== run C ==
## SP_wocg
module SP_wocg(
	clk,
	rst_n,
	in_valid,
	in_data,
	in_mode,
	out_valid,
	out_data
);
input clk, rst_n, in_valid;
input [2:0] in_mode;
input [8:0] in_data;
output reg out_valid;
output reg [8:0] out_data;
genvar idx;
integer i;
localparam IDLE = 4'b0000;
localparam INV  = 4'b0001;
localparam MUL  = 4'b0010;
localparam SORT = 4'b0100;
localparam SUM  = 4'b1000;
reg [3:0] cur_state,next_state;
reg [4:0] cnt;
reg [2:0] cnt_data;
reg [8:0] data_temp;
reg [10:0] data_sum [0:5]; 
reg [2:0] mode_r;
wire idle_state = cur_state == IDLE;
wire inv_in_valid  = cur_state[0] && cnt < 6;
wire mul_in_valid  = cur_state[1] && cnt < 6;
wire sort_in_valid = cur_state[2] && cnt < 6;
wire sum_in_valid  = cur_state[3] && cnt < 6;
wire inv_out_valid,mul_out_valid,sort_out_valid;
wire [8:0] inv_out_data,mul_out_data,sort_out_data;
wire [8:0] sum_mod_out_w;   
wire inv_done  = cur_state[0] && cnt == 'd18;
wire mul_done  = cur_state[1] && cnt == 'd12;
wire sort_done = cur_state[2] && cnt == 'd11;
reg  sum_done ;
wire mode0_cnt_flag = cur_state[3] && mode_r == 'd0 && cnt == 'd5;
always @(posedge clk or negedge rst_n) begin
	if (!rst_n) begin
		cur_state <= IDLE;
	end
	else begin
		cur_state <= next_state;
	end
end
always @(*) begin
  ...
Size in the first run: roughly 520 flip-flops, about 60,000 um2 of cells after synthesis.
Settings: LEC_CHECK=0, ABC_AREA=1, CAP_MARGIN=20, CORE_MARGIN=9, CORE_UTILIZATION=21, CTS_CLUSTER_SIZE=57, PLACE_DENSITY=0.67, SETUP_SLACK_MARGIN=0.71, SLEW_MARGIN=20, SYNTH_MEMORY_MAX_BITS=16384, TNS_END_PERCENT=5; clock period 9.97 ns.
run.sh (not shown) runs the stock make flow with config.mk's settings and CLKGATE_MAP_FILE=.
diff inputs: run C => run G
Settings: SETUP_SLACK_MARGIN: 0.71 -> unset; TNS_END_PERCENT: 5 -> unset; CTS_CLUSTER_SIZE: 57 -> unset; ABC_AREA: 1 -> unset; CORE_UTILIZATION: 21 -> 40; CORE_MARGIN: 9 -> 2; PLACE_DENSITY: 0.67 -> unset; the clock period (ns, I/O delays scaled along): 9.97 -> 13.5.
Findings:
From run C to run G the numbers moved as follows: synthesized cell count dropped 19%; top achievable clock speed dropped 12 MHz; clock-buffer cell count climbed about 19%; area fraction in mux cells climbed 6.4 points.
Logic area, run G vs run C: up by a few percent
Per the comparison of run G with run C, final cycle utilization of the critical path fell 14 points; Yosys chip area fell 0.56%; worst clock skew on the final layout rose 4.9 ps.

* * *

build 8:
Starting RTL as in the previous note.
make LEC_CHECK=0 CAP_MARGIN=10 CELL_PAD_IN_SITES_GLOBAL_PLACEMENT=1 CORE_MARGIN=2 CORE_UTILIZATION=70 CTS_CLUSTER_SIZE=35 PLACE_DENSITY=0.64 SETUP_SLACK_MARGIN=0.97 SLEW_MARGIN=20 SYNTH_MEMORY_MAX_BITS=16384 finish   # period 6.64 ns
The flow ended early for build 8: it failed with a tool error in global placement without I/O.
Modified inputs, build 44 compared to build 8
# build 8
export LEC_CHECK = 0
export CAP_MARGIN = 10
export CELL_PAD_IN_SITES_GLOBAL_PLACEMENT = 1
export CORE_MARGIN = 2
export CORE_UTILIZATION = 70
export CTS_CLUSTER_SIZE = 35
export PLACE_DENSITY = 0.64
export SETUP_SLACK_MARGIN = 0.97
export SLEW_MARGIN = 20
export SYNTH_MEMORY_MAX_BITS = 16384
create_clock -name core_clock -period 6.64 [get_ports {clk}]
# build 44
export LEC_CHECK = 0
export CAP_MARGIN = 10
export CELL_PAD_IN_SITES_DETAIL_PLACEMENT = 1
export CELL_PAD_IN_SITES_GLOBAL_PLACEMENT = 0
export CORE_ASPECT_RATIO = 0.66
export CORE_MARGIN = 2
export CORE_UTILIZATION = 63
export MAX_ROUTING_LAYER = met4
export PLACE_DENSITY_LB_ADDON = 0.04
export SETUP_SLACK_MARGIN = 0.97
export SLEW_MARGIN = 20
export SYNTH_MEMORY_MAX_BITS = 16384
create_clock -name core_clock -period 6.64 [get_ports {clk}]
## What came out
Run status, build 44: aborted in clock tree synthesis, error DPL-0033. Diff build 44..build 8 | simple-gate area share of the yosys netlist | negligible. In the tables for build 44 and build 8, floorplan utilization reads higher with build 8. In the flow results for build 44 and build 8, the die area is larger on build 44. Share of flip-flops with an asynchronous set or reset after synthesis of build 44 is on par with build 8.
The inputs of build 23 differ from those of build 44 as listed below.
# build 44
export LEC_CHECK = 0
export CAP_MARGIN = 10
export CELL_PAD_IN_SITES_DETAIL_PLACEMENT = 1
export CELL_PAD_IN_SITES_GLOBAL_PLACEMENT = 0
export CORE_ASPECT_RATIO = 0.66
export CORE_MARGIN = 2
export CORE_UTILIZATION = 63
export MAX_ROUTING_LAYER = met4
export PLACE_DENSITY_LB_ADDON = 0.04
export SETUP_SLACK_MARGIN = 0.97
export SLEW_MARGIN = 20
export SYNTH_MEMORY_MAX_BITS = 16384
create_clock -name core_clock -period 6.64 [get_ports {clk}]
# build 23
export LEC_CHECK = 0
export ABC_AREA = 1
export CAP_MARGIN = 10
export CELL_PAD_IN_SITES_DETAIL_PLACEMENT = 0
export CELL_PAD_IN_SITES_GLOBAL_PLACEMENT = 3
export CORE_ASPECT_RATIO = 0.66
export CORE_MARGIN = 7
export CORE_UTILIZATION = 63
export CTS_CLUSTER_DIAMETER = 276
export MAX_ROUTING_LAYER = met4
export PLACE_DENSITY_LB_ADDON = 0.04
export SETUP_SLACK_MARGIN = 0.97
export SLEW_MARGIN = 20
export SYNTH_MEMORY_MAX_BITS = 16384
export TNS_END_PERCENT = 15
create_clock -name core_clock -period 6.64 [get_ports {clk}]
### Flow results
- Of build 23 and build 44, not a single run came through the flow clean.
- Build 44: it failed during clock tree synthesis, and the tool reported DPL-0033.
- Tool error FLW-0024 stopped build 23 during global placement without I/O; no final results.
- Looking at overall die height across build 23 and build 44, the one that comes out higher is build 23.
- Min Yosys chip area across build 23 and build 44: build 44
- In the floorplan summary, build 23 is listed with a die area greater than that of build 44.
- Simple-gate portion of the synthesized area: build 23 vs build 44 up 8.6 points
- Between build 23 and build 44, the synthesized-area fraction occupied by adder cells figures differ only marginally.
Setup changes, build 23 to build 85
# build 23
export LEC_CHECK = 0
export ABC_AREA = 1
export CAP_MARGIN = 10
export CELL_PAD_IN_SITES_DETAIL_PLACEMENT = 0
export CELL_PAD_IN_SITES_GLOBAL_PLACEMENT = 3
export CORE_ASPECT_RATIO = 0.66
export CORE_MARGIN = 7
export CORE_UTILIZATION = 63
export CTS_CLUSTER_DIAMETER = 276
export MAX_ROUTING_LAYER = met4
export PLACE_DENSITY_LB_ADDON = 0.04
export SETUP_SLACK_MARGIN = 0.97
export SLEW_MARGIN = 20
export SYNTH_MEMORY_MAX_BITS = 16384
export TNS_END_PERCENT = 15
create_clock -name core_clock -period 6.64 [get_ports {clk}]
# build 85
export LEC_CHECK = 0
export CAP_MARGIN = 10
export CELL_PAD_IN_SITES_GLOBAL_PLACEMENT = 0
export CORE_MARGIN = 2
export CORE_UTILIZATION = 72
export PLACE_DENSITY = 0.66
export SETUP_SLACK_MARGIN = 0.97
export SLEW_MARGIN = 20
export SYNTH_MEMORY_MAX_BITS = 16384
create_clock -name core_clock -period 6.64 [get_ports {clk}]
[summary]
- Build 85 | ERROR | global routing
- In terms of sequential element share of the synthesized area, build 85 and build 23 differ only marginally.
- When build 85 is measured against build 23, its chip area from the yosys synthesis statistics turns out 0.56% lower.
- Cmp build 85 and build 23 / full die area / lower: build 85
- Looking at number of cell rows across build 85 and build 23, the one that comes out higher is build 85.
- Looking only at number of nets at floorplan, and setting everything else aside, the higher value of build 85 and build 23 goes to build 23.
- Build 85 and build 23 ended up with roughly the same synthesized-area fraction occupied by adder cells.
- Build 85 ends up with a standard cell core area that is about 13% lower than in build 23.
- Going from build 23 to build 85, mean instance size in the synthesized netlist grows by 1.6 um^2.
- NOTE gate count after technology mapping build 23->build 85 decreased by more than 10%
- Of build 85 and build 23, build 23 shows the lower floorplan utilization, with build 85 above it.
- The lower area after synthesis came out of build 85.
